==> inputs of maple <==
==> flow/design.v <==
`timescale 1ns / 1ps
module DiscriminantCalculator(
    input signed [31:0] SphereX,
    input signed [31:0] SphereY,
    input signed [31:0] SphereZ,
    input [31:0] SphereRadius,
    input signed [31:0] RayStartX,
    input signed [31:0] RayStartY,
    input signed [31:0] RayStartZ,
    input signed [31:0] RayDirX,
    input signed [31:0] RayDirY,
    input signed [31:0] RayDirZ,
    output signed [31:0] Discriminant,
    output signed [31:0] B_out,
    output QuickIntersects,
    input CLK,
    input aresetn,
    input InputValid,
    output InputReady,
    output OutputReady
    );
    parameter waiting = 2'b00;
    parameter reading = 2'b01;
    parameter process = 2'b10;
    parameter process2 = 2'b11;
    logic [1:0] nextState;
    logic [1:0] state;
    logic signed [31:0] dx;
    logic signed [31:0] dy;
    logic signed [31:0] dz;
    logic signed [31:0] discriminant;
    logic signed [31:0] A;
    logic signed [31:0] B;
    logic signed [31:0] C;
    logic signed [31:0] distX;
    logic signed [31:0] distY;
    logic signed [31:0] distZ;
    logic [31:0] sphereRadiusSquared;
    assign InputReady = (state == waiting);
    assign OutputReady = (state == process2);
    assign Discriminant = discriminant;
    assign B_out = B;
    assign QuickIntersects = (discriminant > 0);
    always_ff@(posedge CLK) begin
        if (aresetn == 1'b0) begin
            state <= waiting;
        end else begin
            state <= nextState;
        end
        if (nextState == reading) begin
            dx <= RayDirX;
            dy <= RayDirY;
            dz <= RayDirZ;
            distX <= RayStartX - SphereX;
            distY <= RayStartY - SphereY;
            distZ <= RayStartZ - SphereZ;
            sphereRadiusSquared <= SphereRadius * SphereRadius;
            A <= RayDirX * RayDirX + RayDirY * RayDirY + RayDirZ * RayDirZ;
        end else if (nextState == process) begin
            B <= (dx * distX + dy * distY + dz * distZ) << 1;
            C <= (distX * distX + distY * distY + distZ * distZ) - sphereRadiusSquared;
        end else if (nextState == process2) begin
            discriminant <= B * B - 4 * A * C;
        end         
    end
    always_comb begin
        case (state) 
        waiting:
            if (InputValid) begin
                nextState = reading;
            end else begin
                nextState = waiting;
            end            
        reading:
            nextState = process;
        process:
            nextState = process2;
        process2:
            nextState = waiting;
        endcase
    end
endmodule
==> flow/run.sh <==
#!/bin/bash
# the make line also repeats each setting of config.mk as NAME=value (left out here)
make -C /OpenROAD-flow-scripts/flow DESIGN_CONFIG=/design/flow/config.mk WORK_HOME=/design/flow/orfs CLKGATE_MAP_FILE= finish
==> flow/config.mk <==
export PLATFORM = sky130hd
export DESIGN_NAME = DiscriminantCalculator
export DESIGN_NICKNAME = DiscriminantCalculator
export VERILOG_FILES = /design/flow/design.v
export SDC_FILE = /design/flow/constraint.sdc
export NUM_CORES = 4
export LEC_CHECK = 0
export CAP_MARGIN = 30
export CORE_MARGIN = 2
export CORE_UTILIZATION = 72
export CTS_CLUSTER_SIZE = 43
export HOLD_SLACK_MARGIN = 0.25
export SETUP_SLACK_MARGIN = -0.55
export SLEW_MARGIN = 20
==> flow/constraint.sdc <==
create_clock -name core_clock -period 7.43 [get_ports {CLK}]
set_input_delay 1.4860 -clock core_clock [delete_from_list [all_inputs] [get_ports {CLK}]]
set_output_delay 1.4860 -clock core_clock [all_outputs]
set_load 0.01 [all_outputs]
==> harbor (differences from maple) <==
- CAP_MARGIN: 30 -> 20
- CORE_ASPECT_RATIO: not set -> 0.68
- CTS_CLUSTER_DIAMETER: not set -> 77
- CTS_CLUSTER_SIZE: 43 -> not set
- GPL_TIMING_DRIVEN: not set -> 1
- HOLD_SLACK_MARGIN: 0.25 -> -0.08
- MAX_ROUTING_LAYER: not set -> met5
- PLACE_DENSITY: not set -> 0.95
- SETUP_SLACK_MARGIN: -0.55 -> 1.05
- TNS_END_PERCENT: not set -> 80
==> flow/constraint.sdc (replaced) <==
create_clock -name core_clock -period 7.52 [get_ports {CLK}]
set_input_delay 1.5040 -clock core_clock [delete_from_list [all_inputs] [get_ports {CLK}]]
set_output_delay 1.5040 -clock core_clock [all_outputs]
set_load 0.01 [all_outputs]
==> tundra (differences from maple) <==
- CAP_MARGIN: 30 -> 25
- CELL_PAD_IN_SITES_GLOBAL_PLACEMENT: not set -> 1
- CORE_ASPECT_RATIO: not set -> 1.33
- CORE_MARGIN: 2 -> 3
- CORE_UTILIZATION: 72 -> 68
- CTS_CLUSTER_DIAMETER: not set -> 166
- CTS_CLUSTER_SIZE: 43 -> 17
- GPL_ROUTABILITY_DRIVEN: not set -> 0
- GPL_TIMING_DRIVEN: not set -> 1
- HOLD_SLACK_MARGIN: 0.25 -> not set
- MAX_ROUTING_LAYER: not set -> met5
- PLACE_DENSITY_LB_ADDON: not set -> 0.24
- SETUP_SLACK_MARGIN: -0.55 -> 2.46
- SLEW_MARGIN: 20 -> 10
- TNS_END_PERCENT: not set -> 30
==> flow/constraint.sdc (replaced) <==
create_clock -name core_clock -period 9.55 [get_ports {CLK}]
set_input_delay 1.9100 -clock core_clock [delete_from_list [all_inputs] [get_ports {CLK}]]
set_output_delay 1.9100 -clock core_clock [all_outputs]
set_load 0.01 [all_outputs]
==> impl_metrics.tcl <==
# collected from the flow reports
set metrics [dict create \
    outcome "complete, but fails checks" \
    failed_checks "negative setup slack" \
    n_fill_cell 14000 \
    cp.arrival_ns 9.67 \
    reg2reg_setup_slack_ns -1.87 \
    synthToLayoutAreaGrowth_pct 17.0 \
    die_x_um 495 \
    die_h_um 495 \
    finalSetupViolations 86 \
    drc_errors 0 \
    critical-path-max-stage-delay_ns 0.76 \
    rows 180 \
    worst_slack_ns -1.87 \
    track_usage_pct 46.6 \
    hp-class "reg -> reg" \
    fin_skew_ns 0.107 \
    hold_path.startpoint "state[0]" \
    path_depth 34 \
]
the above is filed under maple

==> impl_metrics.tcl <==
# yosys + openroad results
set metrics [dict create \
    top_usage_layer "met2" \
    stop_error "[ERROR GRT-0116] Global routing finished with congestion. Check the congestion regions in the DRC Viewer." \
    track_usage_pct 100 \
    outcome "stopped before the end" \
    adder_share_pct 62.6 \
    die_h_um 409 \
    yosysSeqAreaShare_pct 5.86 \
    failing_step "global routing" \
    rows 148 \
    die_x_um 599 \
]
the above is filed under harbor

==> impl_metrics.tcl <==
# collected from the flow reports
set metrics [dict create \
    outcome "timing/DRC/antenna clean" \
    cp.arrival_ns 9.78 \
    critical-path-max-stage-delay_ns 0.80 \
    die_h_um 589 \
    n_fill_cell 17400 \
    drc_errors 0 \
    worst_slack_ns 0.224 \
    reg2reg_setup_slack_ns 0.22 \
    synthToLayoutAreaGrowth_pct 13.1 \
    path_depth 30 \
]
the above is filed under tundra

